## flow/config.mk

```make
export PLATFORM = sky130hd
export DESIGN_NAME = comm_top
export DESIGN_NICKNAME = comm_top
export VERILOG_FILES = /design/flow/design.v
export SDC_FILE = /design/flow/constraint.sdc
export NUM_CORES = 4
export LEC_CHECK = 0
export ABC_AREA = 1
export CAP_MARGIN = 20
export CORE_MARGIN = 2
export CORE_UTILIZATION = 70
export CTS_CLUSTER_DIAMETER = 37
export CTS_CLUSTER_SIZE = 15
export HOLD_SLACK_MARGIN = 0.3
export PLACE_DENSITY_LB_ADDON = 0.2
export SETUP_SLACK_MARGIN = 2.25
export SLEW_MARGIN = 20
export TNS_END_PERCENT = 5
```

## flow/constraint.sdc

```tcl
create_clock -name core_clock -period 8.05 [get_ports {sys_clk}]
set_input_delay 1.6100 -clock core_clock [delete_from_list [all_inputs] [get_ports {sys_clk}]]
set_output_delay 1.6100 -clock core_clock [all_outputs]
set_load 0.01 [all_outputs]
```

## flow/design.v

```verilog
`timescale 1ns / 1ps
module clk_div(
   input wire sys_clk,
   input wire sys_clk_rst,
   output wire gen_clk, 
   output wire ps_clk, 
   output wire fsk_clk, 
   output wire gen_en,
   output wire ps_en,
   output wire fsk_en
);
   parameter fsk_div=5;
   parameter ps_div=fsk_div*16;
   parameter gen_div=ps_div*16;
   reg [$clog2(fsk_div)-1:0] fsk_cnt;
   reg [$clog2(ps_div)-1:0] ps_cnt;
   reg [$clog2(gen_div)-1:0] gen_cnt;
   reg gen_clk_reg;
   reg ps_clk_reg;
   reg fsk_clk_reg;
   assign gen_clk=gen_clk_reg;
   assign ps_clk=ps_clk_reg;
   assign fsk_clk=fsk_clk_reg;
   assign gen_en=~(gen_cnt<gen_div-1) & ~gen_clk_reg;
   assign ps_en=~(ps_cnt<ps_div-1) & ~ps_clk_reg;
   assign fsk_en=~(fsk_cnt<fsk_div-1) & ~fsk_clk_reg;
   always@(posedge sys_clk or posedge sys_clk_rst) begin
     if(sys_clk_rst) begin
       gen_cnt<=32'd0;
       ps_cnt<=32'd0;
       fsk_cnt<=32'd0;
       gen_clk_reg<=1'b0;
       ps_clk_reg<=1'b0;
       fsk_clk_reg<=1'b0;
     end
     else begin
       if(gen_cnt<gen_div-1) begin
         gen_cnt<=gen_cnt+32'd1;
         gen_clk_reg<=gen_clk_reg;
       end
       else begin
         gen_cnt<=32'd0;
         gen_clk_reg<=~gen_clk_reg;
       end
       if(ps_cnt<ps_div-1) begin
         ps_cnt<=ps_cnt+32'd1;
         ps_clk_reg<=ps_clk_reg;
       end
       else begin
         ps_cnt<=32'd0;
         ps_clk_reg<=~ps_clk_reg;
       end
       if(fsk_cnt<fsk_div-1) begin
         fsk_cnt<=fsk_cnt+32'd1;
         fsk_clk_reg<=fsk_clk_reg;
       end
       else begin
         fsk_cnt<=32'd0;
         fsk_clk_reg<=~fsk_clk_reg;
       end
     end
   end
endmodule
`timescale 1ns / 1ps
module sig_gen(
  input wire clk,
  input wire rst,
  input wire en,
  output wire [7:0] data_out
);
  reg [7:0] data_out_reg;
  assign data_out=data_out_reg;
  always@(posedge clk or posedge rst) begin
   if(rst) begin
    data_out_reg<=8'd0;
   end
   else if(en) begin
    data_out_reg<=data_out_reg+8'd1;
   end
  end
endmodule
`timescale 1ns / 1ps
module hamming_encode(
    input wire [7:0] bitstream,
    input wire clk,
    input wire rst,
    input wire en,
    output wire [15:0] hammingcode
);    
    reg [2:0] check1;
    reg [2:0] check2;
    reg [15:0] hammingcode_reg;
    assign hammingcode=hammingcode_reg;
always @(*) begin
    check1[2] <= bitstream[7] ^ bitstream[6] ^ bitstream[5];
    check1[1] <= bitstream[7] ^ bitstream[6] ^ bitstream[4];
    check1[0] <= bitstream[7] ^ bitstream[5] ^ bitstream[4];
    check2[2] <= bitstream[3] ^ bitstream[2] ^ bitstream[1];
    check2[1] <= bitstream[3] ^ bitstream[2] ^ bitstream[0];
    check2[0] <= bitstream[3] ^ bitstream[1] ^ bitstream[0];
end
always @(posedge clk or posedge rst) begin
    if (rst) begin
        hammingcode_reg <= 16'd0;
    end
    else if (en) hammingcode_reg <= {2'b11,bitstream[7:4], check1[2:0], bitstream[3:0], check2[2:0]};
end
endmodule
`timescale 1ns / 1ps
module P2S(
   input wire clk, 
   input wire rst,
   input wire en,
   input wire [15:0] din,
   output reg dout,
   output reg sig_valid
    );
    reg [3:0] cnt;
    always@(posedge clk or posedge rst) begin
      if(rst) begin
        cnt <= 4'd0;
        dout <= 1'b0;
        sig_valid <= 1'b0;
      end
      else if(en) begin
      if(din[15:14]==2'b11) begin
        dout <= din[15-cnt];
        sig_valid<=1'b1;
        if(cnt<=14) cnt <= cnt + 4'd1;
        else cnt <= 4'd0;
       end 
       else sig_valid<=1'b0;
      end
    end
endmodule
`timescale 1ns / 1ps
module fsk_modulate (
    input wire clk,
    input wire rst,
    input wire en,
    input wire bit_in,
    input wire sig_valid,
    output wire wave_out
);
    reg [3:0] cnt;
    reg wave_h, wave_l;
    always @(posedge clk or posedge rst) begin
		if (rst) begin
			cnt <= 4'b0000;
			wave_h <= 0;
			wave_l <= 0;
		end
		else if (en) begin
		 if(sig_valid) begin
			if(cnt == 4'b0111) begin
				wave_h <= ~wave_h;
				wave_l <= ~wave_l;
				cnt <= 4'b0000;
			end
			else if(~(cnt%4)) begin
				wave_h <= ~wave_h;
			end
			cnt <= cnt + 1;
		 end
		 else cnt<=4'b0;
		end
    end
    assign wave_out = bit_in?wave_h:wave_l;
endmodule
`timescale 1ns / 1ps
module fsk_demodulate(
   input wire clk,
   input wire rst,
   input wire en,
   input wire in,
   output reg out
 );
    reg [4:0] zeronum;
    reg [4:0] clknum;
    reg last,outreg;
    always@(posedge clk or posedge rst)
    begin
		if (rst) begin
			last<=0;
			zeronum<=0;
			clknum<=5'b0;
			outreg<=0;
			out<=0;
		end
		else if (en) begin
			clknum<=clknum+1;
			if(in!=last)
			begin
				zeronum<=zeronum+1;
			end
			if(clknum == 3) 
			begin
				if(zeronum > 1)
				begin
					outreg<=1;
				end
				else
				begin
					outreg<=0;
				end
			end 
			if(clknum == 15)
			begin
				clknum<=0;
				zeronum<=0;
				out<=outreg;
			end
			last<=in;
		end
    end
endmodule
`timescale 1ns / 1ps
module S2P(
  input wire clk, 
  input wire rst,
  input wire en,
  input wire din,
  output reg [13:0] hammingcode
    );
    reg [1:0] current;
    reg [1:0] next;
    parameter IDLE = 2'b00;
    parameter START = 2'b01;
    parameter RECEIVE = 2'b11;
    reg [13:0] temp_reg;
    reg current_bit;
    reg [15:0] cnt;
    reg flag; 
    always@(posedge clk or posedge rst) begin
      if(rst) begin
       current <= IDLE;
      end
      else if(en) begin
       current <= next;
      end
    end
    always@(*) begin
     case(current)
      IDLE:
        if(current_bit) next<=START;
        else next<=IDLE;
      START:
        if(current_bit) next<=RECEIVE;
        else next<=IDLE; 
      RECEIVE:begin
        if(cnt<13) begin
         next <= RECEIVE; 
        end
        else begin
         next <= IDLE;
        end
      end
      default:next <= IDLE;
     endcase
    end
    always@(posedge clk or posedge rst) begin
     if(rst) begin
      current_bit <= 1'b0;
      temp_reg <= 14'b0;
      cnt <= 16'd0;
      flag <= 1'b0;
      hammingcode <= 14'b0;
     end
     else if(en) begin
      current_bit<=din;
      case(current)
        IDLE:begin
         flag<=1'b0;
         temp_reg<=14'b0;
        end
        START:begin
         flag<=1'b0;
         temp_reg<=14'b0;
        end
        RECEIVE:begin
         temp_reg[13-cnt]<=current_bit;
         cnt<=cnt+16'd1;
         flag<=1'b0;
         if(cnt==13) begin
          flag<=1'b1;
          cnt<=16'd0;
         end
        end
        default:begin
         flag<=1'b0;
         temp_reg<=14'b0;
        end
      endcase
      if(flag) begin
       hammingcode <= temp_reg;
      end
     end
    end
endmodule
`timescale 1ns / 1ps
module hamming_decode(
    input [13:0] code,
    input clk,
    input rst,
    input en,
    output reg [7:0] bitstream
    );
    reg [2:0] check1;
    reg [2:0] check2;
always @(*) begin
    check1[2] <= code[13] ^ code[12] ^ code[11] ^ code[9];
    check1[1] <= code[13] ^ code[12] ^ code[10] ^ code[8];
    check1[0] <= code[13] ^ code[11] ^ code[10] ^ code[7];
    check2[2] <= code[6] ^ code[5] ^ code[4] ^ code[2];
    check2[1] <= code[6] ^ code[5] ^ code[3] ^ code[1];
    check2[0] <= code[6] ^ code[4] ^ code[3] ^ code[0];
end
always @(posedge clk or posedge rst) begin
     if (rst) begin
       bitstream <= 4'd0;
     end
     else if (en) begin
        case(check1)
            3'b111: bitstream[7:4] <= {~code[13], code[12:10]};
            3'b110: bitstream[7:4] <= {code[13], ~code[12], code[11:10]};
            3'b101: bitstream[7:4] <= {code[13:12], ~code[11], code[10]};
            3'b011: bitstream[7:4] <= {code[13:11], ~code[10]};
            default: bitstream[7:4] <= code[13:10];
        endcase
        case(check2)
            3'b111: bitstream[3:0] <= {~code[6], code[5:3]};
            3'b110: bitstream[3:0] <= {code[6], ~code[5], code[4:3]};
            3'b101: bitstream[3:0] <= {code[6:5], ~code[4], code[3]};
            3'b011: bitstream[3:0] <= {code[6:4], ~code[3]};
            default: bitstream[3:0] <= code[6:3];
        endcase
     end
end
endmodule
`timescale 1ns / 1ps
module Tx_top(
  input wire sys_clk,
  input wire sys_clk_rst,
  input wire rst,
  output wire [7:0] data_out, 
  output wire [15:0] hammingcode,
  output wire fsk_out 
);
  wire gen_clk;
  wire ps_clk;
  wire fsk_clk;
  wire gen_en;
  wire ps_en;
  wire fsk_en;
  clk_div my_clk_div(
   .sys_clk(sys_clk),
   .sys_clk_rst(sys_clk_rst),
   .gen_clk(gen_clk),
   .ps_clk(ps_clk),
   .fsk_clk(fsk_clk),
   .gen_en(gen_en),
   .ps_en(ps_en),
   .fsk_en(fsk_en)
  );
  sig_gen my_sig_gen(
    .clk(sys_clk),
    .en(gen_en),
    .rst(rst),
    .data_out(data_out)
  );
  hamming_encode my_hamming_encode(
    .bitstream(data_out),
    .clk(sys_clk),
    .en(gen_en),
    .rst(rst),
    .hammingcode(hammingcode)
  );
  wire dout;
  wire sig_valid;
  P2S my_P2S(
    .clk(sys_clk),
    .en(ps_en),
    .rst(rst),
    .din(hammingcode),
    .dout(dout),
    .sig_valid(sig_valid)
  );
  fsk_modulate my_fsk_modulate(
    .clk(sys_clk),
    .en(fsk_en),
    .rst(rst),
    .bit_in(dout),
    .sig_valid(sig_valid),
    .wave_out(fsk_out)
  );
endmodule
`timescale 1ns / 1ps
module Rx_top(
  input wire sys_clk,
  input wire sys_clk_rst,
  input wire rst,
  input wire bit_in, 
  output wire [13:0] hammingcode,
  output wire [7:0] sig_out
);
  wire gen_clk;
  wire ps_clk;
  wire fsk_clk;
  wire gen_en;
  wire ps_en;
  wire fsk_en;
  clk_div my_clk_div(
   .sys_clk(sys_clk),
   .sys_clk_rst(sys_clk_rst),
   .gen_clk(gen_clk),
   .ps_clk(ps_clk),
   .fsk_clk(fsk_clk),
   .gen_en(gen_en),
   .ps_en(ps_en),
   .fsk_en(fsk_en)
  );
  wire de_fsk_out;
  fsk_demodulate my_fsk_demodulate(
    .clk(sys_clk),
    .en(fsk_en),
    .rst(rst),
    .in(bit_in),
    .out(de_fsk_out)
  );
  S2P my_S2P(
    .clk(sys_clk),
    .en(ps_en),
    .rst(rst),
    .din(de_fsk_out),
    .hammingcode(hammingcode)
  );
  hamming_decode my_hamming_decode(
    .code(hammingcode),
    .clk(sys_clk),
    .en(gen_en),
    .rst(rst),
    .bitstream(sig_out)
  );
endmodule
`timescale 1ns / 1ps
module comm_top(
  input wire sys_clk,
  input wire sys_clk_rst,
  input wire rst,
  input wire bit_in, 
  output wire bit_out, 
  output wire [7:0] data_trans, 
  output wire [7:0] data_recev 
);
  wire [15:0] en_hamming_code; 
  wire [13:0] de_hamming_code; 
Tx_top my_Tx_top(
  .sys_clk(sys_clk),
  .sys_clk_rst(sys_clk_rst),
  .rst(rst),
  .data_out(data_trans), 
  .hammingcode(en_hamming_code),
  .fsk_out(bit_out) 
);
Rx_top my_Rx_top(
  .sys_clk(sys_clk),
  .sys_clk_rst(sys_clk_rst),
  .rst(rst),
  .bit_in(bit_in), 
  .hammingcode(de_hamming_code),
  .sig_out(data_recev) 
);
endmodule
```

## flow/run.sh

```bash
#!/bin/bash
# the make line also repeats each setting of config.mk as NAME=value (left out here)
make -C /OpenROAD-flow-scripts/flow DESIGN_CONFIG=/design/flow/config.mk WORK_HOME=/design/flow/orfs CLKGATE_MAP_FILE= finish
```

==> run summary, run 1 <==
fresh numbers from the pnr run: Data arrival, critical path=3.80 ns, Seq power=780 uW, Reg2Reg Capture Point=my_Rx_top.my_S2P.temp_reg[12], clk sinks=153, clk pwr=898 uW, via density per instance=5.638, RD Place Congestion=0.8698, final slew viol count=0, Hold EP=my_Rx_top.my_clk_div.fsk_cnt[0], cell depth of the worst setup path=24, xor/xnor share=0.06115, worst IR drop on VDD=0.0001696 V, Inst Count DP=1173, Synth top cell by count=nand2_1, register share after synthesis=0.4599, grt ovf=0, Main synth FF type=dfrtp_1, CTS Buffer Depth=2, yosys adder share=0.02855, Pwr top=clock, cell taking the most area after synthesis=dfrtp_1, DIE WIDTH=113.1 um, post-DP HPWL=11.17 mm, Final Non-Filler Cells=1205, root buffer cell=clkbuf_16, largest net degree at the start of global routing=66, FF-to-FF path depth=24, total CTS buffers=17, Top cell area share=0.4567, hold buffers post-CTS=0, total die size=12790 sq um, Top cells by area=dfrtp_1, nand2_1, inv_1, combinational share of power=0.020, mux share=0.009465, clock period minus worst slack=3.492 ns, WL per Instance=14.01 um, CP most frequent cell=nand2_1, Unique masters post-synth=47, post-CTS sizing=0, top cells by count=nand2_1, dfrtp_1, inv_1, status=complete, no violations, DRT antenna net count=0, number of global-route vias before repair=6648, cell depth of the worst hold path=1, Tightest Pin Transition=0.8383 ns, DR DRC count=0, WS Path Type=reg -> reg, Synth Register Bits=153, fmax=286.4 MHz, clock skew=0.008371 ns, Final Hold Fails=0, HP Start=my_Rx_top.my_clk_div.fsk_cnt[0], dpl ws=4.689 ns, register area=3830 sq um, reg-to-reg startpoint=my_Rx_top.my_S2P.cnt[1], # setup viols final=0, Top logic family=simple AND/OR/NAND/NOR gates, CP max FO=6, yosys simple share=0.2782, Chip Area, Yosys=8328 sq um, post-CTS setup buffers=0, clock tree from TritonCTS=yes, sequential power share=0.456, clock latency (worst-skew pair)=0.43 ns, FP Rows=39, Cells after Synth=1026, Ports=21, syn_nets=1049, RSZ-0062 raised after global routing=false, Init Core Util=0.7232, ao+oa area frac=0.09285, First DRT Iteration DRCs=586, Post-synth ARST share=1.000, Clock transition at path regs=0.06 ns, Critical-path top delay cell=dfrtp_1, Yosys warnings=8, Die Ht=113.1 um, # port buffers=20, Switching Fraction=0.2092, Ant. Diodes=0, fill count=748, Initial DRT Pass Iterations=18, ys cells=1026, layout net count=1072, Crit. End Element=flop, Routed WL=16.88 mm, logic area=3916 sq um, Worst setup endpoint=my_Rx_top.my_S2P.temp_reg[12], Net Sw Power=358.2 uW, Int Pwr=1354 uW, Worst setup SP type=flop, Slew HR=0.4363, number of enable flip-flop cells=0, first-pass GRT wire length=30.19 mm, via count=6794, floorplan core area=11520 sq um, CTS H-tree lvls=4, Critical path origin=my_Rx_top.my_S2P.cnt[1], tool warning count=30, clock network power share=0.524, Leakage=0.004534 uW, Final period util=0.4337, Max-Cap Viols=0, initial antenna violation count=0, Crit path largest cell delay=0.44 ns, WP buf/inv=2, WP data required=8.36 ns, comb pwr=34.1 uW, worst setup margin=4.558 ns, R2R setup slack=4.56 ns, PD cells=183.8 nW/um^2, Avg Cell Area, Syn=8.117 sq um, area grow syn2layout=11.84%, setup TNS=0 ns, GRT Overall Usage=0.2893, Top delay family on crit path=simple AND/OR/NAND/NOR gates, critical path, cell by cell=inv_1, ha_1, inv_1, nand2_1, nor2_2, nand2_2, nor2_4, nand2_4, nor2_4, nand3_1, nor3_1, ha_1, nor2_1, nand2_1, nor2_1, nand3_1, nand2_2, nand4_4, nor2_4, nand3_1, nand2_1, nand2_1, nand2_1, nand2_1, HP Class=reg -> reg, Mapped Area=8328 sq um
==> metrics by stage <==
step / instance area, sq um / total power [uW] / hold WS (ns) / util
final: 9314 / 1712 / 0.4354 / 0.8088
after global routing: 9314 / 1756 / 0.4580 / 0.8088
after CTS: 9313 / 1718 / 0.4373 / 0.8087
after detailed placement: 8645 / 829.7 / 0.4266 / 0.7507
after global placement: 8645 / 826.7 / 0.4149 / 0.7507
after floorplan: 8328 / 817.6 / 0.4031 / -
==> per-layer routing <==
metal  vias up  track usage  part of all wire
met4         0      0.08130             0.011
met5         -            0                 0
li1       3373            -                 -
met1      3230       0.3753              0.44
met3        25      0.06160             0.037
met2       166       0.4962              0.51
==> area by class of cell <==
class                   count  area share
clock buffers              19     0.04863
clock inverters            13     0.02311
inverters                 133     0.05427
multi-input cells         722      0.4205
flip-flops and latches    153      0.4112
well taps                 143     0.01921
repair buffers             22     0.02311
==> run 2, diff against run 1 <==
- ABC_AREA: 1 -> not set
- CTS_CLUSTER_DIAMETER: 37 -> not set
- CTS_CLUSTER_SIZE: 15 -> 19
- HOLD_SLACK_MARGIN: 0.3 -> not set
- PLACE_DENSITY_LB_ADDON: 0.2 -> not set
- SETUP_SLACK_MARGIN: 2.25 -> not set
- TNS_END_PERCENT: 5 -> not set
- clock period: 8.05 -> 3.06 ns (I/O delays scaled with it)
==> run 2 against run 1 <==
Compared with the run above:
- combinational power grew to 2.8 times the previous value
- non-clock buffer count grew 62
- power grew 150%
- via count shrank 10%
- register-to-register slack lost 4.8 ns
- utilization grew 3.0 points
- worst setup slack lost 4.8 ns
- critical endpoint is now my_Rx_top.my_S2P.temp_reg[5]
- now fails the layout checks on setup timing
- critical path depth shrank 10
- die area shrank 3.6%
- flip-flop count is the same
==> run summary, run 2 <==
fresh numbers from the pnr run: status=complete, but fails checks, SO Viols=setup timing, PD cells=447.1 nW/um^2 (+140%), via count=6095 (-10%), Switching Fraction=0.2130 (+0.003827), ys cells=808 (-21%), Die Ht=111.0 um (-1.8%), reg-to-reg startpoint=my_Rx_top.my_S2P.cnt[1], WS Path Type=reg -> reg, Seq power=2070 uW (+170%), Final period util=1.084 (+0.6503), sequential power share=0.487 (+0.031), tool warning count=35 (+17%), Init Core Util=0.7086 (-0.01461), floorplan core area=11320 sq um (-1.7%), # setup viols final=14 (+14), FF-to-FF path depth=14 (-42%), fmax=301.5 MHz (+5.3%), Main synth FF type=dfrtp_1, Crit. End Element=flop, CP max FO=6 (unchanged), first-pass GRT wire length=28.88 mm (-4.4%), clk sinks=153 (unchanged), area grow syn2layout=18.44%, cell depth of the worst setup path=14 (-42%), yosys simple share=0.2082 (-0.07001), yosys adder share=0.02964 (+0.001091), Top cell area share=0.4742 (+0.01745), Ports=21 (unchanged), clock period minus worst slack=3.317 ns (-0.1746 ns), clk pwr=2090 uW (+130%), Post-DP Area=8712 sq um (+0.78%), Pwr top=clock, worst IR drop on VDD=0.0006285 V (+270%), Reg2Reg Capture Point=my_Rx_top.my_S2P.temp_reg[5], cell depth of the worst hold path=1 (unchanged), largest net degree at the start of global routing=49 (-26%), ao+oa area frac=0.09297 (+0.0001167), fin area=9500 sq um (+2.0%), Unique masters post-synth=61 (+30%), CTS Buffer Depth=2 (unchanged), Synth Register Bits=153 (unchanged), number of enable flip-flop cells=0 (unchanged), R2R setup slack=-0.26 ns (-4.82 ns), final hold slack=0.4399 ns (+0.004491 ns), Mapped Area=8021 sq um (-3.7%), Final Non-Filler Cells=1025 (-15%), register share after synthesis=0.4775 (+0.01757), Crit path largest cell delay=0.39 ns (-0.05 ns), Inst Count DP=986 (-16%), combinational share of power=0.022 (+0.002), Routed WL=16.57 mm (-1.8%), DR DRC count=0 (unchanged), mux share=0.04290 (+0.03343), Worst setup SP type=flop, Final Hold Fails=0 (unchanged), Data arrival, critical path=3.62 ns (-0.18 ns), initial antenna violation count=0 (unchanged), Max-Cap Viols=0 (unchanged), Critical-path top delay cell=dfrtp_1, number of global-route vias before repair=6266 (-5.7%), Int Pwr=3343 uW (+150%), HP Start=my_Rx_top.my_clk_div.fsk_cnt[0], CTS H-tree lvls=4 (unchanged), Net Sw Power=904.9 uW (+150%), Initial DRT Pass Iterations=4 (-14), grt ovf=0 (unchanged), total CTS buffers=17 (unchanged), total die size=12330 sq um (-3.6%), WL per Instance=16.17 um (+15%), clock latency (worst-skew pair)=0.43 ns (about the same), cell taking the most area after synthesis=dfrtp_1, RD Place Congestion=0.9401 (+8.1%), syn_nets=831 (-21%), Clock transition at path regs=0.06 ns (about the same), worst setup margin=-0.2571 ns (-4.815 ns), WP buf/inv=4 (+2), comb pwr=95.0 uW (+180%), Chip Area, Yosys=8021 sq um (-3.7%), FP Rows=39 (unchanged), root buffer cell=clkbuf_16, clock skew=0.006285 ns (-0.002086 ns), Top delay family on crit path=AND-OR/OR-AND gates, Tightest Pin Transition=0.9850 ns (+0.1467 ns), Cells after Synth=808 (-21%), Worst setup endpoint=my_Rx_top.my_S2P.temp_reg[5], Slew HR=0.3420 (-0.09435), Synth top cell by count=dfrtp_1, Ant. Diodes=0 (unchanged), DRT antenna net count=0 (unchanged), First DRT Iteration DRCs=473 (-19%), Leakage=0.004334 uW (-4.4%), Top cells by area=dfrtp_1, xnor2_1, nand2_1, clock network power share=0.491 (-0.033), Avg Cell Area, Syn=9.928 sq um (+22%), RSZ-0062 raised after global routing=true, layout net count=892 (-17%), DIE WIDTH=111.0 um (-1.8%), xor/xnor share=0.1190 (+0.05787), WP data required=3.36 ns (-5.00 ns), top cells by count=dfrtp_1, nand2_1, nor2_1, # port buffers=20 (unchanged), post-DP HPWL=11.24 mm (+0.59%), Top logic family=simple AND/OR/NAND/NOR gates, Critical path origin=my_Rx_top.my_S2P.cnt[1], Post-synth ARST share=1.000 (unchanged), final slew viol count=0 (unchanged), clock tree from TritonCTS=yes, critical path, cell by cell=ha_2, a2111oi_4, buf_4, buf_6, buf_4, nand4_1, xor2_2, xor2_1, or3_4, a2111oi_4, buf_6, o2111ai_4, a21oi_2, o22ai_2, Hold EP=my_Rx_top.my_clk_div.fsk_cnt[0], via density per instance=5.946 (+5.5%), HP Class=reg -> reg, GRT Overall Usage=0.2883 (-0.0009595), Yosys warnings=8 (unchanged)
-- run 2: what timing repair did --
action | 4_1_cts | 5_1_grt
gates resized | 14 | 10
endpoints found under the setup margin | 14 | 14
pin swaps | 22 | 15
cloned | 0 | 2
buffers inserted | 1 | 4
hold buffers | 0 | 0
-- run 2: per-layer routing --
metal	vias to the layer above	track usage	wire, um
met5	-	0	0
met4	0	0.1185	285
met3	28	0.06124	670
met2	144	0.4716	8300
met1	3008	0.3800	7316
li1	2915	-	-
-- run 2: final cells by class --
cell class,count,area (sq um)
Fill cell,650,1821
Timing Repair Buffer,84,750.7
Sequential cell,153,3830
Clock inverter,10,115.1
Inverter,14,57.56
Multi-Input combinational cell,599,4094
Clock buffer,22,474.2
Tap cell,143,178.9
-- run 2: stage by stage --
stage	TNS [ns]	power, uW	worst slack, ns	util
floorplan	-2.565	2166	-0.2642	-
global placement	-1.434	2194	-0.1447	0.7696
detailed placement	-2.735	2202	-0.2451	0.7696
CTS	-3.797	4273	-0.3132	0.8279
global route	-4.015	4383	-0.3659	0.8392
finish	-2.127	4248	-0.2571	0.8392
==> run 3, diff against run 2 <==
- ABC_AREA: not set -> 1
- CAP_MARGIN: 20 -> 35
- CORE_UTILIZATION: 70 -> 72
- CTS_CLUSTER_DIAMETER: not set -> 277
- CTS_CLUSTER_SIZE: 19 -> 17
- HOLD_SLACK_MARGIN: not set -> 0.3
- SETUP_SLACK_MARGIN: not set -> -0.15
- clock period: 3.06 -> 2.51 ns (I/O delays scaled with it)
==> run 3 against run 2 <==
Compared with the run above:
- clock power rose by 37%
- largest cell class unchanged
- maximum frequency rose by 5.0%
- sequential share of layout area fell by 3.1 points
- count of clock-buffer cells in the layout fell by 3
- flip-flop count did not move
- final area rose by 8.3%
- clock skew barely moved
- synthesized cell count rose by 27%
- the layout still fails its checks (setup timing)
- register-to-register slack got worse by 0.39 ns
==> run summary, run 3 <==
fresh numbers from the pnr run: status=complete, but fails checks, SO Viols=setup timing, First DRT Iteration DRCs=694 (+47%), CTS Buffer Depth=2 (unchanged), CTS H-tree lvls=4 (unchanged), Clock transition at path regs=0.07 ns (about the same), floorplan core area=11370 sq um (+0.43%), Routed WL=20.68 mm (+25%), sequential power share=0.456 (-0.031), WS Path Type=reg -> reg, # port buffers=20 (unchanged), Chip Area, Yosys=8328 sq um (+3.8%), syn_nets=1049 (+26%), clock latency (worst-skew pair)=0.43 ns (about the same), Final period util=1.258 (+0.1742), first-pass GRT wire length=34.36 mm (+19%), Ant. Diodes=0 (unchanged), total CTS buffers=17 (unchanged), mux share=0.009465 (-0.03343), grt ovf=0 (unchanged), Top delay family on crit path=simple AND/OR/NAND/NOR gates, Post-synth ARST share=1.000 (unchanged), yosys adder share=0.02855 (-0.001091), Final Hold Fails=0 (unchanged), Mapped Area=8328 sq um (+3.8%), FP Rows=39 (unchanged), Max-Cap Viols=0 (unchanged), root buffer cell=clkbuf_16, WL per Instance=15.69 um (-3.0%), WP buf/inv=4 (unchanged), final hold slack=0.4236 ns (-0.01633 ns), Synth top cell by count=nand2_1, DIE WIDTH=111.6 um (+0.45%), layout net count=1185 (+33%), critical path, cell by cell=ha_4, nand2_4, nand2_4, nor2_4, nand2_2, inv_2, nand2_1, nand2_2, nor2_2, buf_4, buf_4, buf_4, nand4_1, nand2_1, nor2_2, nand3_1, nand2_2, nand4_4, nor2_4, nand3_2, nand2_1, nand2_1, nand2_1, nand2_1, Avg Cell Area, Syn=8.117 sq um (-18%), clock network power share=0.523 (+0.032), total die size=12440 sq um (+0.91%), Final Non-Filler Cells=1318 (+29%), initial antenna violation count=0 (unchanged), Initial DRT Pass Iterations=8 (+4), Tightest Pin Transition=0.5838 ns (-0.4012 ns), # setup viols final=14 (unchanged), Reg2Reg Capture Point=my_Rx_top.my_S2P.temp_reg[10], setup TNS=-7.330 ns (-5.203 ns), CP max FO=6 (unchanged), clock tree from TritonCTS=yes, Init Core Util=0.7325 (+0.02392), yosys simple share=0.2782 (+0.07001), Yosys warnings=8 (unchanged), Leakage=0.005090 uW (+17%), clk sinks=153 (unchanged), HP Class=in -> async, largest net degree at the start of global routing=49 (unchanged), via density per instance=5.765 (-3.1%), Top cell area share=0.4567 (-0.01745), DR DRC count=0 (unchanged), number of global-route vias before repair=7397 (+18%), combinational share of power=0.021 (about the same), comb pwr=118 uW (+24%), Main synth FF type=dfrtp_1, Unique masters post-synth=47 (-23%), Pwr top=clock, post-DP HPWL=12.69 mm (+13%), cell depth of the worst setup path=24 (+10), Die Ht=111.6 um (+0.45%), Data arrival, critical path=3.48 ns (-0.14 ns), Seq power=2500 uW (+21%), Ports=21 (unchanged), reg-to-reg startpoint=my_Rx_top.my_S2P.cnt[2], Synth Register Bits=153 (unchanged), clock skew=0.006527 ns (+0.0002418 ns), xor/xnor share=0.06115 (-0.05787), Crit path largest cell delay=0.45 ns (+0.06 ns), clock period minus worst slack=3.158 ns (-0.1590 ns), Slew HR=0.6098 (+0.2678), worst setup margin=-0.6480 ns (-0.3910 ns), tool warning count=36 (+2.9%), DRT antenna net count=0 (unchanged), top cells by count=nand2_1, dfrtp_1, inv_1, Top cells by area=dfrtp_1, nand2_1, inv_1, number of enable flip-flop cells=0 (unchanged), ys cells=1026 (+27%), Inst Count DP=1270 (+29%), RSZ-0062 raised after global routing=true, cell taking the most area after synthesis=dfrtp_1, GRT Overall Usage=0.3434 (+0.05507), FF-to-FF path depth=24 (+10), area grow syn2layout=23.60%, Net Sw Power=1168 uW (+29%), Worst setup SP type=flop, Int Pwr=4324 uW (+29%), via count=7598 (+25%), Critical-path top delay cell=dfrtp_2, PD cells=533.5 nW/um^2 (+19%), Top logic family=simple AND/OR/NAND/NOR gates, Critical path origin=my_Rx_top.my_S2P.cnt[2], worst IR drop on VDD=0.0006891 V (+9.6%), Worst setup endpoint=my_Rx_top.my_S2P.temp_reg[10], ao+oa area frac=0.09285 (-0.0001167), R2R setup slack=-0.65 ns (-0.39 ns), fmax=316.7 MHz (+5.0%), Cells after Synth=1026 (+27%), Crit. End Element=flop, WP data required=2.83 ns (-0.53 ns), RD Place Congestion=0.8732 (-7.1%), Switching Fraction=0.2127 (-0.0003900), register share after synthesis=0.4599 (-0.01757), clk pwr=2870 uW (+37%), final slew viol count=0 (unchanged), CP most frequent cell=nand2_1
## run 3: per-stage QoR
stage | power, uW | util | setup slack (ns) | area (sq um)
after floorplan | 2623 | - | -0.4399 | 8379
after global placement | 2658 | 0.8298 | -0.5022 | 9434
after detailed placement | 2666 | 0.8298 | -0.5655 | 9434
after CTS | 5499 | 0.8964 | -0.4495 | 10190
after global routing | 5623 | 0.9054 | -0.8952 | 10290
final | 5492 | 0.9054 | -0.6480 | 10290
## run 3: cell type report
type | instances | area [sq um]
tap | 143 | 178.9
timing repair inverter | 1 | 7.507
timing repair buffer | 134 | 1072
fill | 516 | 1076
sequential | 153 | 3832
inverter | 133 | 509.2
clock buffer | 19 | 442.9
multi-input combinational | 722 | 4039
clock inverter | 13 | 211.5
## run 3: routing by layer
| layer | track usage | wire, um |
|---|---|---|
| met5 | 0 | 0 |
| met4 | 0.1457 | 833 |
| met3 | 0.07403 | 1319 |
| met2 | 0.5809 | 10210 |
| met1 | 0.4316 | 8315 |
## run 3: repair_timing
action	4_1_cts	5_1_grt
hold buffers	0	0
endpoints found under the setup margin	14	29
hold endpoints to repair	0	0
gates cloned	0	1
buffers inserted	9	6
gates resized	10	14
pin swaps	19	6
==> run 4, diff against run 3 <==
- CAP_MARGIN: 35 -> 0
- CTS_CLUSTER_SIZE: 17 -> 91
- HOLD_SLACK_MARGIN: 0.3 -> -0.09
- PLACE_DENSITY: not set -> 0.36
- clock period: 2.51 -> 2.71 ns (I/O delays scaled with it)
==> run 4 against run 3 <==
Compared with the run above:
- still fails the layout checks on setup timing
- combinational power decreased by 7%
- final area shrank 0.27%
- worst setup slack improved by 0.014 ns
- global-route usage is 0.16 points lower
- non-clock buffer count is 6 lower
- count of clock-buffer cells in the layout increased by 3
- critical path type unchanged
- critical endpoint is now my_Rx_top.my_S2P.temp_reg[11]
==> run summary, run 4 <==
fresh numbers from the pnr run: CP most frequent cell=nand2_2, Slew HR=0.6065 (-0.003322), comb pwr=110 uW (-7%), ys cells=1026 (unchanged), Top cells by area=dfrtp_1, nand2_1, inv_1, R2R setup slack=-0.63 ns (about the same), post-DP HPWL=12.69 mm (about the same), clock tree from TritonCTS=yes, Top delay family on crit path=simple AND/OR/NAND/NOR gates, root buffer cell=clkbuf_16, yosys simple share=0.2782 (unchanged), cell taking the most area after synthesis=dfrtp_1, via density per instance=5.905 (+2.4%), Int Pwr=3668 uW (-15%), Cells after Synth=1026 (unchanged), CTS Buffer Depth=2 (unchanged), floorplan core area=11370 sq um (unchanged), clock latency (worst-skew pair)=0.43 ns (about the same), Ports=21 (unchanged), Reg2Reg Capture Point=my_Rx_top.my_S2P.temp_reg[11], Die Ht=111.6 um (unchanged), clock skew=0.007040 ns (+0.0005124 ns), Worst setup SP type=flop, WP buf/inv=4 (unchanged), Leakage=0.005022 uW (-1.3%), HP Start=my_Tx_top.my_clk_div.fsk_cnt[0], Critical path origin=my_Rx_top.my_S2P.cnt[2], Clock transition at path regs=0.06 ns (about the same), Synth top cell by count=nand2_1, clk pwr=2270 uW (-21%), Post-DP Area=9351 sq um (-0.88%), SO Viols=setup timing, FF-to-FF path depth=26 (+8.3%), xor/xnor share=0.06115 (unchanged), DR DRC count=0 (unchanged), Unique masters post-synth=47 (unchanged), Final period util=1.234 (-0.02439), area grow syn2layout=23.27%, CP max FO=6 (unchanged), WP data required=3.02 ns (+0.19 ns), Mapped Area=8328 sq um (unchanged), total CTS buffers=17 (unchanged), worst setup margin=-0.6336 ns (+0.01447 ns), initial antenna violation count=0 (unchanged), CTS H-tree lvls=4 (unchanged), Crit path largest cell delay=0.48 ns (+0.03 ns), Critical-path top delay cell=dfrtp_2, Main synth FF type=dfrtp_1, Chip Area, Yosys=8328 sq um (unchanged), Net Sw Power=1033 uW (-12%), clock network power share=0.484 (-0.039), status=complete, but fails checks, fmax=299.1 MHz (-5.5%), largest net degree at the start of global routing=84 (+71%), RD Place Congestion=0.9150 (+4.8%), Synth Register Bits=153 (unchanged), DIE WIDTH=111.6 um (unchanged), HP Class=reg -> reg, DRT antenna net count=0 (unchanged), number of global-route vias before repair=7480 (+1.1%), WS Path Type=reg -> reg, syn_nets=1049 (unchanged), via count=7741 (+1.9%), Top logic family=simple AND/OR/NAND/NOR gates, # setup viols final=14 (unchanged), Ant. Diodes=0 (unchanged), Routed WL=22.08 mm (+6.8%), fin area=10270 sq um (-0.27%), Avg Cell Area, Syn=8.117 sq um (unchanged), cell depth of the worst hold path=1, Seq power=2320 uW (-7%), Pwr top=sequential cells, Initial DRT Pass Iterations=8 (unchanged), worst IR drop on VDD=0.0006117 V (-11%), sequential power share=0.493 (+0.037), Init Core Util=0.7325 (unchanged), grt ovf=0 (unchanged), Data arrival, critical path=3.66 ns (+0.18 ns), Post-synth ARST share=1.000 (unchanged), layout net count=1178 (-0.59%), ao+oa area frac=0.09285 (unchanged), register share after synthesis=0.4599 (unchanged), FP Rows=39 (unchanged), clock period minus worst slack=3.344 ns (+0.1855 ns), setup TNS=-8.087 ns (-0.7572 ns), final slew viol count=0 (unchanged), combinational share of power=0.023 (+0.002), reg-to-reg startpoint=my_Rx_top.my_S2P.cnt[2], Worst setup endpoint=my_Rx_top.my_S2P.temp_reg[11], clk sinks=153 (unchanged), Final Hold Fails=0 (unchanged), tool warning count=35 (-2.8%), mux share=0.009465 (unchanged), cell depth of the worst setup path=26 (+8.3%), Tightest Pin Transition=0.5852 ns (+0.001394 ns), WL per Instance=16.84 um (+7.4%), Crit. End Element=flop, top cells by count=nand2_1, dfrtp_1, inv_1, Yosys warnings=8 (unchanged), GRT Overall Usage=0.3418 (-0.001647), Top cell area share=0.4567 (unchanged), number of enable flip-flop cells=0 (unchanged), first-pass GRT wire length=34.63 mm (+0.78%), RSZ-0062 raised after global routing=true, Switching Fraction=0.2198 (+0.007101), Hold EP=my_Tx_top.my_clk_div.fsk_cnt[0], yosys adder share=0.02855 (unchanged), Max-Cap Viols=0 (unchanged), total die size=12440 sq um (unchanged), First DRT Iteration DRCs=753 (+8.5%), # port buffers=20 (unchanged), PD cells=457.9 nW/um^2 (-14%)
## run 4: routing by layer
layer  track usage  part of all wire  wire [um]  up-vias
li1              -                 -          -     3583
met1        0.4318              0.39       8641     3669
met2        0.5833              0.50      10980      382
met3       0.07403             0.064       1413      107
met4        0.1292             0.047       1044        0
met5             0                 0          0        -
## run 4: metrics by stage
step	util	power (uW)	std cells	setup slack, ns	hold slack (ns)
floorplan	-	2429	1026	-0.2399	0.4031
global placement	0.8225	2461	1259	-0.3309	0.4152
detailed placement	0.8225	2467	1259	-0.4433	0.4162
CTS	0.8814	4713	1297	-0.3113	0.4328
global route	0.9029	4808	1311	-0.7839	0.4623
finish	0.9029	4701	1311	-0.6336	0.4364
## run 4: cell type report
cell class	instances	area (sq um)
multi-input cells	722	4136
clock buffers	22	474.2
fillers	514	1104
clock inverters	10	92.59
well taps	143	178.9
inverters	133	505.5
repair buffers	128	1046
flip-flops and latches	153	3832
## run 4: repair_timing
item,CTS,global route
setup endpoints to repair,14,15
gates resized,16,33
buffers inserted,7,14
hold buffers,0,0
pin swaps,12,16
==> run 5, diff against run 4 <==
- CTS_CLUSTER_DIAMETER: 277 -> 94
- CTS_CLUSTER_SIZE: 91 -> 19
- HOLD_SLACK_MARGIN: -0.09 -> not set
- PLACE_DENSITY: 0.36 -> 0.78
- SETUP_SLACK_MARGIN: -0.15 -> -0.12
- SLEW_MARGIN: 20 -> 30
- clock period: 2.71 -> 2.33 ns (I/O delays scaled with it)
==> run 5 against run 4 <==
Compared with the run above:
- the layout still fails its checks (setup timing)
- synthesized cell count unchanged
- combinational power up about 20%
- power up 17%
- worst setup slack worse by 0.21 ns
- area after synthesis unchanged
- largest power group unchanged
- highest routed layer unchanged
==> run summary, run 5 <==
fresh numbers from the pnr run: cell depth of the worst setup path=24 (-7.7%), hold buffers post-CTS=0 (unchanged), root buffer cell=clkbuf_16, DRT antenna net count=0 (unchanged), Max-Cap Viols=0 (unchanged), clk sinks=153 (unchanged), Crit path largest cell delay=0.46 ns (-0.02 ns), grt ovf=0 (unchanged), Leakage=0.005114 uW (+1.8%), fin area=10430 sq um (+1.5%), Post-synth ARST share=1.000 (unchanged), yosys simple share=0.2782 (unchanged), Reg2Reg Capture Point=my_Rx_top.my_S2P.temp_reg[8], # port buffers=20 (unchanged), Worst setup SP type=flop, Synth top cell by count=nand2_1, Int Pwr=4322 uW (+18%), reg-to-reg startpoint=my_Rx_top.my_S2P.cnt[1], top cells by count=nand2_1, dfrtp_1, inv_1, GRT Overall Usage=0.3376 (-0.004175), # setup viols final=15 (+1), Top delay family on crit path=simple AND/OR/NAND/NOR gates, clk pwr=2670 uW (+18%), critical path, cell by cell=ha_4, nand2_8, nand2_8, buf_6, inv_2, nand2_1, nand2_1, nand2_2, nand2_2, nor2_4, buf_4, buf_4, buf_4, nand2_1, nand2_1, nand2_1, nand4_1, nor2_4, nand4_4, nor2_4, buf_4, nand3_2, nand2_1, o21ai_1, worst setup margin=-0.8390 ns (-0.2054 ns), FF-to-FF path depth=24 (-7.7%), DR DRC count=0 (unchanged), clock period minus worst slack=3.169 ns (-0.1746 ns), largest net degree at the start of global routing=51 (-39%), total power=5498 uW (+17%), Critical-path top delay cell=dfrtp_2, fmax=315.6 MHz (+5.5%), floorplan core area=11370 sq um (unchanged), Critical path origin=my_Rx_top.my_S2P.cnt[1], Yosys warnings=8 (unchanged), First DRT Iteration DRCs=777 (+3.2%), via density per instance=5.829 (-1.3%), clock network power share=0.486 (+0.002), Pwr top=sequential cells, Initial DRT Pass Iterations=5 (-3), final core utilization=0.9169 (+0.01398), PD cells=527.4 nW/um^2 (+15%), clock tree from TritonCTS=yes, number of global-route vias before repair=7343 (-1.8%), FP Rows=39 (unchanged), Top cells by area=dfrtp_1, nand2_1, inv_1, dpl ws=-0.7372 ns (-0.2938 ns), RSZ-0062 raised after global routing=true, number of enable flip-flop cells=0 (unchanged), Clock transition at path regs=0.06 ns (about the same), clock skew=0.004631 ns (-0.002408 ns), Ports=21 (unchanged), Final period util=1.360 (+0.1263), Seq power=2700 uW (+16%), WL per Instance=16.38 um (-2.7%), Chip Area, Yosys=8328 sq um (unchanged), ys cells=1026 (unchanged), R2R setup slack=-0.84 ns (-0.21 ns), CTS Buffer Depth=2 (unchanged), Synth Register Bits=153 (unchanged), total die size=12440 sq um (unchanged), area grow syn2layout=25.18%, cell taking the most area after synthesis=dfrtp_1, WS Path Type=reg -> reg, CP max FO=6 (unchanged), Mapped Area=8328 sq um (unchanged), Init Core Util=0.7325 (unchanged), Net Sw Power=1176 uW (+14%), Data arrival, critical path=3.48 ns (-0.18 ns), xor/xnor share=0.06115 (unchanged), Avg Cell Area, Syn=8.117 sq um (unchanged), Die Ht=111.6 um (unchanged), status=complete, but fails checks, mux share=0.009465 (unchanged), post-DP HPWL=12.83 mm (+1.1%), first-pass GRT wire length=34.14 mm (-1.4%), register share after synthesis=0.4599 (unchanged), Routed WL=21.72 mm (-1.6%), tool warning count=35 (unchanged), Switching Fraction=0.2140 (-0.005802), Slew HR=0.6221 (+0.01557), CP most frequent cell=nand2_1, HP Class=in -> async, Tightest Pin Transition=0.5661 ns (-0.01917 ns), SO Viols=setup timing, Ant. Diodes=0 (unchanged), Main synth FF type=dfrtp_1, final slew viol count=0 (unchanged), layout net count=1194 (+1.4%), initial antenna violation count=0 (unchanged), via count=7729 (-0.16%), comb pwr=129 uW (+20%), sequential power share=0.491 (-0.002), combinational share of power=0.023 (about the same), worst IR drop on VDD=0.0006575 V (+7.5%), CTS H-tree lvls=4 (unchanged), WP buf/inv=6 (+2), Crit. End Element=flop, Post-DP Area=9519 sq um (+1.8%), Top logic family=simple AND/OR/NAND/NOR gates, Worst setup endpoint=my_Rx_top.my_S2P.temp_reg[8], Unique masters post-synth=47 (unchanged), DIE WIDTH=111.6 um (unchanged), yosys adder share=0.02855 (unchanged), total CTS buffers=17 (unchanged), clock latency (worst-skew pair)=0.43 ns (about the same), WP data required=2.64 ns (-0.38 ns), Final Hold Fails=0 (unchanged), RD Place Congestion=0.9252 (+1.1%), syn_nets=1049 (unchanged), Cells after Synth=1026 (unchanged), ao+oa area frac=0.09285 (unchanged), Top cell area share=0.4567 (unchanged)
-- run 5: layout make-up --
class                           count  area, sq um
Inverter                          133        511.7
Timing Repair inverter              2        15.01
Timing Repair Buffer              142         1172
Sequential cell                   153         3834
Multi-Input combinational cell    722         4146
Tap cell                          143        178.9
Fill cell                         470        944.7
Clock buffer                       25        505.5
Clock inverter                      6        61.31
-- run 5: stage by stage --
stage / std cells / setup TNS [ns] / hold slack, ns
6_report: 1326 / -11.00 / 0.3823
5_1_grt: 1326 / -13.95 / 0.3987
4_1_cts: 1318 / -8.645 / 0.3743
3_5_place_dp: 1278 / -9.557 / 0.4168
3_3_place_gp: 1278 / -8.219 / 0.4159
2_1_floorplan: 1026 / -7.542 / 0.4031
-- run 5: timing repair --
action,in CTS,in global routing
endpoints found under the setup margin,23,37
resized,20,40
pin swaps,19,18
buffers inserted,8,7
cloned,1,1
-- run 5: per-layer routing --
| metal | vias up | GRT usage | routed length [um] |
|---|---|---|---|
| met3 | 72 | 0.07948 | 1233 |
| met5 | - | 0 | 0 |
| met2 | 327 | 0.5715 | 11040 |
| met4 | 0 | 0.1095 | 671 |
| met1 | 3722 | 0.4346 | 8773 |
| li1 | 3608 | - | - |
==> run 6, diff against run 5 <==
- CAP_MARGIN: 0 -> 20
- CTS_CLUSTER_DIAMETER: 94 -> 202
- CTS_CLUSTER_SIZE: 19 -> not set
- PLACE_DENSITY: 0.78 -> not set
- PLACE_DENSITY_LB_ADDON: not set -> 0.19
- SETUP_SLACK_MARGIN: -0.12 -> -0.2
- SLEW_MARGIN: 30 -> 20
- clock period: 2.33 -> 2.88 ns (I/O delays scaled with it)
==> run 6 against run 5 <==
Compared with the run above:
- still fails the layout checks on setup timing
- area after synthesis unchanged
- clock skew up 0.0081 ns
- clock power down 22%
- non-clock buffer count down 38
- flip-flop count unchanged
- largest cell class unchanged
- largest power group unchanged
==> run summary, run 6 <==
fresh numbers from the pnr run: Cells after Synth=1026 (unchanged), # port buffers=20 (unchanged), sequential power share=0.499 (+0.008), Crit. End Element=flop, # setup viols final=14 (-1), mux share=0.009465 (unchanged), DR DRC count=0 (unchanged), Critical-path top delay cell=dfrtp_2, Int Pwr=3401 uW (-21%), R2R setup slack=-0.46 ns (+0.37 ns), syn_nets=1049 (unchanged), CP most frequent cell=nand2_1, Data arrival, critical path=3.66 ns (+0.18 ns), comb pwr=98.9 uW (-23%), cell depth of the worst hold path=1, initial antenna violation count=0 (unchanged), Main synth FF type=dfrtp_1, WS Path Type=reg -> reg, WP buf/inv=0 (-6), register share after synthesis=0.4599 (unchanged), Pwr top=sequential cells, FP Rows=39 (unchanged), Final Hold Fails=0 (unchanged), Top delay family on crit path=simple AND/OR/NAND/NOR gates, tool warning count=34 (-2.9%), area grow syn2layout=20.60%, First DRT Iteration DRCs=898 (+16%), Chip Area, Yosys=8328 sq um (unchanged), WP data required=3.20 ns (+0.56 ns), total die size=12440 sq um (unchanged), Ant. Diodes=0 (unchanged), Top cells by area=dfrtp_1, nand2_1, inv_1, worst IR drop on VDD=0.0006649 V (+1.1%), floorplan core area=11370 sq um (unchanged), Net Sw Power=972.6 uW (-17%), grt ovf=0 (unchanged), Ports=21 (unchanged), Worst setup SP type=flop, CP max FO=7 (+1), status=complete, but fails checks, clk pwr=2090 uW (-22%), Yosys warnings=8 (unchanged), RD Place Congestion=0.8951 (-3.3%), Leakage=0.004940 uW (-3.4%), final core utilization=0.8834 (-0.03356), dpl ws=-0.3407 ns (+0.3965 ns), Final period util=1.161 (-0.1988), clock period minus worst slack=3.345 ns (+0.1756 ns), clock skew=0.01270 ns (+0.008064 ns), total CTS buffers=17 (unchanged), Seq power=2180 uW (-19%), Critical path origin=my_Rx_top.my_S2P.cnt[1], total power=4374 uW (-20%), ao+oa area frac=0.09285 (unchanged), Die Ht=111.6 um (unchanged), Reg2Reg Capture Point=my_Rx_top.my_S2P.temp_reg[1], clock tree from TritonCTS=yes, final slew viol count=0 (unchanged), CTS H-tree lvls=4 (unchanged), HP Start=my_Tx_top.my_clk_div.fsk_cnt[0], largest net degree at the start of global routing=106 (+110%), Post-synth ARST share=1.000 (unchanged), cell depth of the worst setup path=23 (-4.2%), yosys simple share=0.2782 (unchanged), via count=7741 (+0.16%), Tightest Pin Transition=0.6944 ns (+0.1283 ns), Top cell area share=0.4567 (unchanged), Switching Fraction=0.2224 (+0.008423), Max-Cap Viols=0 (unchanged), fill count=543 (+16%), PD cells=435.5 nW/um^2 (-17%), WL per Instance=16.99 um (+3.7%), Slew HR=0.5354 (-0.08672), CTS Buffer Depth=2 (unchanged), DIE WIDTH=111.6 um (unchanged), Crit path largest cell delay=0.46 ns (about the same), worst setup margin=-0.4646 ns (+0.3744 ns), Hold EP=my_Tx_top.my_clk_div.fsk_cnt[0], Unique masters post-synth=47 (unchanged), Routed WL=21.87 mm (+0.67%), critical path, cell by cell=ha_4, nand2_4, nand2_4, nor2_4, nand2_1, nand2_2, nand2_2, nor2_4, nand3_2, nor3_2, ha_2, nor2_2, nand2_1, nor2_1, nand3_1, nand2_2, nand4_4, nor2_4, nand3_2, nand2_1, nand2_1, nand2_1, nand2_1, Clock transition at path regs=0.06 ns (about the same), cell taking the most area after synthesis=dfrtp_1, setup TNS=-5.214 ns (+5.781 ns), DRT antenna net count=0 (unchanged), combinational share of power=0.023 (about the same), RSZ-0062 raised after global routing=true, Init Core Util=0.7325 (unchanged), Mapped Area=8328 sq um (unchanged), post-DP HPWL=12.11 mm (-5.6%), hold buffers post-CTS=0 (unchanged), root buffer cell=clkbuf_16, layout net count=1154 (-3.4%), via density per instance=6.015 (+3.2%), clock latency (worst-skew pair)=0.43 ns (about the same), Avg Cell Area, Syn=8.117 sq um (unchanged), ys cells=1026 (unchanged), top cells by count=nand2_1, dfrtp_1, inv_1, first-pass GRT wire length=34.78 mm (+1.9%), Top logic family=simple AND/OR/NAND/NOR gates, Worst setup endpoint=my_Rx_top.my_S2P.temp_reg[1], FF-to-FF path depth=23 (-4.2%), SO Viols=setup timing, fmax=299.0 MHz (-5.2%), Synth Register Bits=153 (unchanged), clk sinks=153 (unchanged), reg-to-reg startpoint=my_Rx_top.my_S2P.cnt[1], Post-DP Area=9174 sq um (-3.6%), Initial DRT Pass Iterations=6 (+1), yosys adder share=0.02855 (unchanged), number of enable flip-flop cells=0 (unchanged), number of global-route vias before repair=7469 (+1.7%), Synth top cell by count=nand2_1, fin area=10040 sq um (-3.7%), GRT Overall Usage=0.3441 (+0.006530), HP Class=reg -> reg, clock network power share=0.479 (-0.007), xor/xnor share=0.06115 (unchanged)
[run 6: per-layer routing]
layer	GRT usage	up-vias	wire, um
li1	-	3528	-
met1	0.4327	3672	8692
met2	0.5817	405	10830
met3	0.07512	136	1321
met4	0.1449	0	1022
met5	0	-	0
[run 6: what timing repair did]
item                                    CTS  global route
buffers inserted                         17             6
pin swaps                                34            33
endpoints found under the setup margin   14            15
resized                                  26            29
[run 6: final cells by class]
| type | instances | area [sq um] | share of cell area |
|---|---|---|---|
| clock buffers | 20 | 446.7 | 0.04447 |
| flip-flops and latches | 153 | 3834 | 0.3817 |
| clock inverters | 12 | 101.3 | 0.01009 |
| repair buffers | 104 | 870.8 | 0.08671 |
| well taps | 143 | 178.9 | 0.01781 |
| multi-input cells | 722 | 4104 | 0.4086 |
| inverters | 133 | 508.0 | 0.05058 |
[run 6: per-stage QoR]
step	hold slack [ns]	cells
global placement	0.4198	1240
detailed placement	0.4231	1240
CTS	0.4393	1282
floorplan	0.4031	1026
finish	0.4352	1287
global route	0.4551	1287
==> run 7, diff against run 6 <==
- ABC_AREA: 1 -> not set
- CORE_ASPECT_RATIO: not set -> 0.77
- CORE_MARGIN: 2 -> 3
- CORE_UTILIZATION: 72 -> 63
- CTS_CLUSTER_DIAMETER: 202 -> 111
- MAX_ROUTING_LAYER: not set -> met5
- PLACE_DENSITY_LB_ADDON: 0.19 -> not set
- SETUP_SLACK_MARGIN: -0.2 -> -0.06
- TNS_END_PERCENT: not set -> 50
- clock period: 2.88 -> 3.88 ns (I/O delays scaled with it)
==> run 7 against run 6 <==
Compared with the run above:
- critical endpoint is now my_Rx_top.my_S2P.temp_reg[9]
- worst setup slack improved by 0.72 ns
- non-clock buffer count decreased by 68
- largest cell class unchanged
- die area increased by 14%
- largest power group unchanged
- flip-flop count unchanged
- now clean on timing, DRC and antenna
- final cell count decreased by 22%
==> run summary, run 7 <==
fresh numbers from the pnr run: floorplan core area=12220 sq um (+7.5%), hold buffers post-CTS=0 (unchanged), clock latency (worst-skew pair)=0.42 ns (about the same), Slew HR=0.3656 (-0.1698), clock skew=0.009869 ns (-0.002826 ns), total die size=14130 sq um (+14%), clock network power share=0.489 (+0.010), CTS H-tree lvls=4 (unchanged), DR DRC count=0 (unchanged), Main synth FF type=dfrtp_1, Die Ht=105.0 um (-5.9%), via count=5785 (-25%), top cells by count=dfrtp_1, nand2_1, nor2_1, CP max FO=12 (+5), Data arrival, critical path=3.95 ns (+0.29 ns), Worst setup endpoint=my_Rx_top.my_S2P.temp_reg[9], Reg2Reg Capture Point=my_Rx_top.my_S2P.temp_reg[9], register area=3830 sq um (about the same), clock period minus worst slack=3.624 ns (+0.2789 ns), final core utilization=0.7347 (-0.1487), root buffer cell=clkbuf_16, final slew viol count=0 (unchanged), Pwr top=sequential cells, Worst setup SP type=flop, R2R setup slack=0.26 ns (+0.72 ns), CTS Buffer Depth=2 (unchanged), mux share=0.04290 (+0.03343), Net Sw Power=763.5 uW (-21%), Avg Cell Area, Syn=9.928 sq um (+22%), Cells after Synth=808 (-21%), DIE WIDTH=134.6 um (+21%), RD Place Congestion=0.8920 (-0.35%), comb pwr=73.9 uW (-25%), HP Class=reg -> reg, total CTS buffers=17 (unchanged), Crit path largest cell delay=0.59 ns (+0.13 ns), Max-Cap Viols=0 (unchanged), reg-to-reg startpoint=my_Rx_top.my_S2P.cnt[3], WP buf/inv=0 (unchanged), Synth Register Bits=153 (unchanged), # setup viols final=0 (-14), layout net count=844 (-27%), Inst Count DP=966 (-22%), Routed WL=15.26 mm (-30%), Ant. Diodes=0 (unchanged), via density per instance=5.785 (-3.8%), Final period util=0.9339 (-0.2274), syn_nets=831 (-21%), fill count=842 (+55%), Leakage=0.004053 uW (-18%), final hold slack=0.4242 ns (-0.01096 ns), clk sinks=153 (unchanged), Chip Area, Yosys=8021 sq um (-3.7%), sequential power share=0.489 (-0.010), Tightest Pin Transition=0.9497 ns (+0.2553 ns), WL per Instance=15.26 um (-10%), Synth top cell by count=dfrtp_1, number of global-route vias before repair=5835 (-22%), First DRT Iteration DRCs=322 (-64%), fmax=276.0 MHz (-7.7%), Critical-path top delay cell=dfrtp_1, grt ovf=0 (unchanged), Int Pwr=2571 uW (-24%), Clock transition at path regs=0.07 ns (about the same), cell taking the most area after synthesis=dfrtp_1, WS Path Type=reg -> reg, worst setup margin=0.2565 ns (+0.7211 ns), clock tree from TritonCTS=yes, Initial DRT Pass Iterations=5 (-1), critical path, cell by cell=and3_1, and3_1, o21a_1, o2111ai_1, nor3_1, ha_1, nand2b_1, a2111oi_4, or2_1, nand4_4, o32ai_2, number of enable flip-flop cells=0 (unchanged), Final Non-Filler Cells=1000 (-22%), worst IR drop on VDD=0.0003083 V (-54%), Post-synth ARST share=1.000 (unchanged), Mapped Area=8021 sq um (-3.7%), Init Core Util=0.6565 (-0.07595), yosys simple share=0.2082 (-0.07001), DRT antenna net count=0 (unchanged), Top delay family on crit path=simple AND/OR/NAND/NOR gates, status=complete, no violations, Final Hold Fails=0 (unchanged), Yosys warnings=8 (unchanged), ys cells=808 (-21%), combinational share of power=0.022 (about the same), Top cell area share=0.4742 (+0.01745), first-pass GRT wire length=27.57 mm (-21%), largest net degree at the start of global routing=60 (-43%), clk pwr=1630 uW (-22%), Top cells by area=dfrtp_1, xnor2_1, nand2_1, cell depth of the worst setup path=11 (-52%), dpl ws=0.1218 ns (+0.4624 ns), # port buffers=20 (unchanged), yosys adder share=0.02964 (+0.001091), HP Start=my_Tx_top.my_clk_div.fsk_cnt[0], GRT Overall Usage=0.2365 (-0.1076), area grow syn2layout=11.90%, Seq power=1630 uW (-25%), Unique masters post-synth=61 (+30%), post-DP HPWL=10.55 mm (-13%), FF-to-FF path depth=11 (-52%), Hold EP=my_Tx_top.my_clk_div.fsk_cnt[0], FP Rows=35 (-10%), xor/xnor share=0.1190 (+0.05787), CP most frequent cell=and3_1, initial antenna violation count=0 (unchanged), Ports=21 (unchanged), logic area=3964 sq um (-3.4%), Switching Fraction=0.2290 (+0.006618), Crit. End Element=flop, cell depth of the worst hold path=1 (unchanged), WP data required=4.21 ns (+1.01 ns), Top logic family=simple AND/OR/NAND/NOR gates, PD cells=371.5 nW/um^2 (-15%), Critical path origin=my_Rx_top.my_S2P.cnt[3], register share after synthesis=0.4775 (+0.01757), ao+oa area frac=0.09297 (+0.0001167), tool warning count=32 (-5.9%)
==> run 7: cell type report <==
type / count / share of cell area
Clock buffer: 19 / 0.05046
Timing Repair Buffer: 36 / 0.03708
Clock inverter: 13 / 0.01478
Tap cell: 166 / 0.02314
Inverter: 14 / 0.006273
Sequential cell: 153 / 0.4267
Multi-Input combinational cell: 599 / 0.4416
==> run 7: per-stage QoR <==
step           setup TNS, ns  power (uW)  area [sq um]
2_1_floorplan              0        1708          8021
3_3_place_gp               0        1729          8363
3_5_place_dp               0        1736          8363
4_1_cts                    0        3362          8949
5_1_grt             -0.05764        3452          8976
6_report                   0        3334          8976
==> run 7: timing repair <==
item,4_1_cts,5_1_grt
setup buffers,0,2
resized,0,2
setup endpoints to repair,0,11
==> run 7: per-layer routing <==
layer	vias up	track usage	wire, um
li1	2830	-	-
met1	2829	0.3480	7549
met2	110	0.3601	7023
met3	16	0.04860	521
met4	0	0.06323	170
met5	-	0	0
==> run 8, diff against run 7 <==
- CORE_ASPECT_RATIO: 0.77 -> 0.5
- CORE_MARGIN: 3 -> 2
- CORE_UTILIZATION: 63 -> 67
- CTS_CLUSTER_DIAMETER: 111 -> not set
- MAX_ROUTING_LAYER: met5 -> not set
- PLACE_DENSITY: not set -> 0.75
- SETUP_SLACK_MARGIN: -0.06 -> not set
- TNS_END_PERCENT: 50 -> not set
- clock period: 3.88 -> 10.0 ns (I/O delays scaled with it)
==> run 8 against run 7 <==
Compared with the run above:
- largest power group unchanged
- utilization rose by 1.7 points
- worst setup slack improved by 5.7 ns
- sequential power is 61% lower
- final cell count fell by 1.4%
- final area down 1.7%
- critical path type unchanged
- via count is 2.9% lower
- clock skew down 0.0018 ns
- still clean on timing, DRC and antenna
- register-to-register slack improved by 5.7 ns
==> run summary, run 8 <==
fresh numbers from the pnr run: Net Sw Power=299.0 uW (-61%), Critical path origin=my_Rx_top.my_S2P.cnt[1], cell depth of the worst setup path=12 (+1), setup TNS=0 ns (unchanged), clock network power share=0.479 (-0.010), post-CTS setup buffers=0 (unchanged), fmax=249.0 MHz (-9.8%), Cells after Synth=808 (unchanged), Main synth FF type=dfrtp_1, Int Pwr=964.8 uW (-62%), Critical-path top delay cell=a2111oi_4, Top cells by area=dfrtp_1, xnor2_1, nand2_1, Init Core Util=0.6835 (+0.02695), DIE WIDTH=158.7 um (+18%), highest metal used=met4, post-DP HPWL=9.545 mm (-9.6%), FF-to-FF path depth=12 (+1), Top cell area share=0.4742 (unchanged), Synth top cell by count=dfrtp_1, Final Hold Fails=0 (unchanged), WS Path Type=reg -> reg, clock tree from TritonCTS=yes, via density per instance=5.699 (-1.5%), post-CTS sizing=0 (unchanged), floorplan core area=11740 sq um (-3.9%), xor/xnor share=0.1190 (unchanged), largest net degree at the start of global routing=78 (+30%), PD cells=143.2 nW/um^2 (-61%), HP Start=my_Tx_top.my_clk_div.fsk_cnt[0], Chip Area, Yosys=8021 sq um (unchanged), via count=5619 (-2.9%), Ant. Diodes=0 (unchanged), clock skew=0.008094 ns (-0.001775 ns), FP Rows=28 (-20%), yosys adder share=0.02964 (unchanged), Hold EP=my_Tx_top.my_clk_div.fsk_cnt[0], total die size=12920 sq um (-8.6%), cell depth of the worst hold path=1 (unchanged), Reg2Reg Capture Point=my_Rx_top.my_S2P.temp_reg[9], Clock transition at path regs=0.07 ns (about the same), worst IR drop on VDD=0.0001106 V (-64%), Unique masters post-synth=61 (unchanged), number of enable flip-flop cells=0 (unchanged), RD Place Congestion=0.8549 (-4.2%), critical path, cell by cell=ha_1, a2111oi_4, nand3_2, nor4b_2, o2111ai_1, nor3_1, ha_1, nand2b_1, a2111oi_4, or2_1, nand4_4, o32ai_2, DR DRC count=0 (unchanged), yosys simple share=0.2082 (unchanged), syn_nets=831 (unchanged), Final period util=0.4017 (-0.5322), clk pwr=605 uW (-63%), Data arrival, critical path=4.33 ns (+0.38 ns), Top logic family=simple AND/OR/NAND/NOR gates, sequential power share=0.500 (+0.011), layout net count=831 (-1.5%), RSZ-0062 raised after global routing=false, WP data required=10.32 ns (+6.11 ns), Worst setup SP type=flop, number of global-route vias before repair=5376 (-7.9%), HP Class=reg -> reg, Leakage=0.003959 uW (-2.3%), ao+oa area frac=0.09297 (unchanged), first-pass GRT wire length=24.43 mm (-11%), Crit. End Element=flop, Avg Cell Area, Syn=9.928 sq um (unchanged), tool warning count=30 (-6.3%), clock latency (worst-skew pair)=0.42 ns (about the same), Slew HR=0.3662 (+0.0006490), Seq power=632 uW (-61%), clk sinks=153 (unchanged), grt ovf=0 (unchanged), total CTS buffers=17 (unchanged), met2 WL=6.809 mm (-3.0%), GRT Overall Usage=0.2332 (-0.003301), cell taking the most area after synthesis=dfrtp_1, hold buffers post-CTS=0 (unchanged), Die Ht=81.37 um (-23%), initial antenna violation count=0 (unchanged), CTS Buffer Depth=2 (unchanged), DRT antenna net count=0 (unchanged), final slew viol count=0 (unchanged), status=complete, no violations, M1 wire length=6.900 mm (-8.6%), reg-to-reg startpoint=my_Rx_top.my_S2P.cnt[1], Ports=21 (unchanged), area grow syn2layout=9.998%, Max-Cap Viols=0 (unchanged), Worst setup endpoint=my_Rx_top.my_S2P.temp_reg[9], # port buffers=20 (unchanged), Initial DRT Pass Iterations=5 (unchanged), Synth Register Bits=153 (unchanged), Mapped Area=8021 sq um (unchanged), register share after synthesis=0.4775 (unchanged), Pwr top=sequential cells, Top delay family on crit path=simple AND/OR/NAND/NOR gates, # setup viols final=0 (unchanged), fin area=8823 sq um (-1.7%), ys cells=808 (unchanged), mux share=0.04290 (unchanged), WP buf/inv=0 (unchanged), comb pwr=26.2 uW, CP max FO=8 (-4), top cells by count=dfrtp_1, nand2_1, nor2_1, First DRT Iteration DRCs=278 (-14%), Yosys warnings=8 (unchanged), met3 wire length=494 um (-5.2%), Post-DP Area=8267 sq um (-1.2%), combinational share of power=0.021 (about the same), Crit path largest cell delay=0.55 ns (-0.04 ns), CTS H-tree lvls=4 (unchanged), clock period minus worst slack=4.017 ns (+0.3932 ns), Post-synth ARST share=1.000 (unchanged), Switching Fraction=0.2366 (+0.007577), R2R setup slack=5.98 ns (+5.73 ns), Routed WL=14.26 mm (-6.6%), Tightest Pin Transition=0.9507 ns (+0.0009803 ns), WL per Instance=14.46 um (-5.3%), root buffer cell=clkbuf_16
==> run 8: per-layer routing <==
layer | vias to the layer above | global-route usage
li1 | 2786 | -
met1 | 2744 | 0.3079
met2 | 81 | 0.3943
met3 | 8 | 0.05005
met4 | 0 | 0.07523
met5 | - | 0
==> run 8: final cells by class <==
class	instances	area, sq um
multi-input combinational	599	3955
tap	165	206.4
sequential	153	3830
timing repair buffer	23	222.7
fill	810	2913
clock buffer	19	442.9
inverter	14	56.30
clock inverter	13	110.1
==> run 8: stage by stage <==
step                      instances  hold WS [ns]    util  setup WS (ns)  total power [uW]
after floorplan                 808        0.4031       -          5.241             662.8
final                           986        0.4238  0.7518          5.983              1264
after global routing            986        0.4549  0.7518          5.673              1306
after global placement          954        0.4137  0.7044          6.134             670.4
after detailed placement        954        0.4183  0.7044          6.035             671.0
after CTS                       986        0.4272  0.7515          5.997              1277
Power and IR drop assume default switching activity.
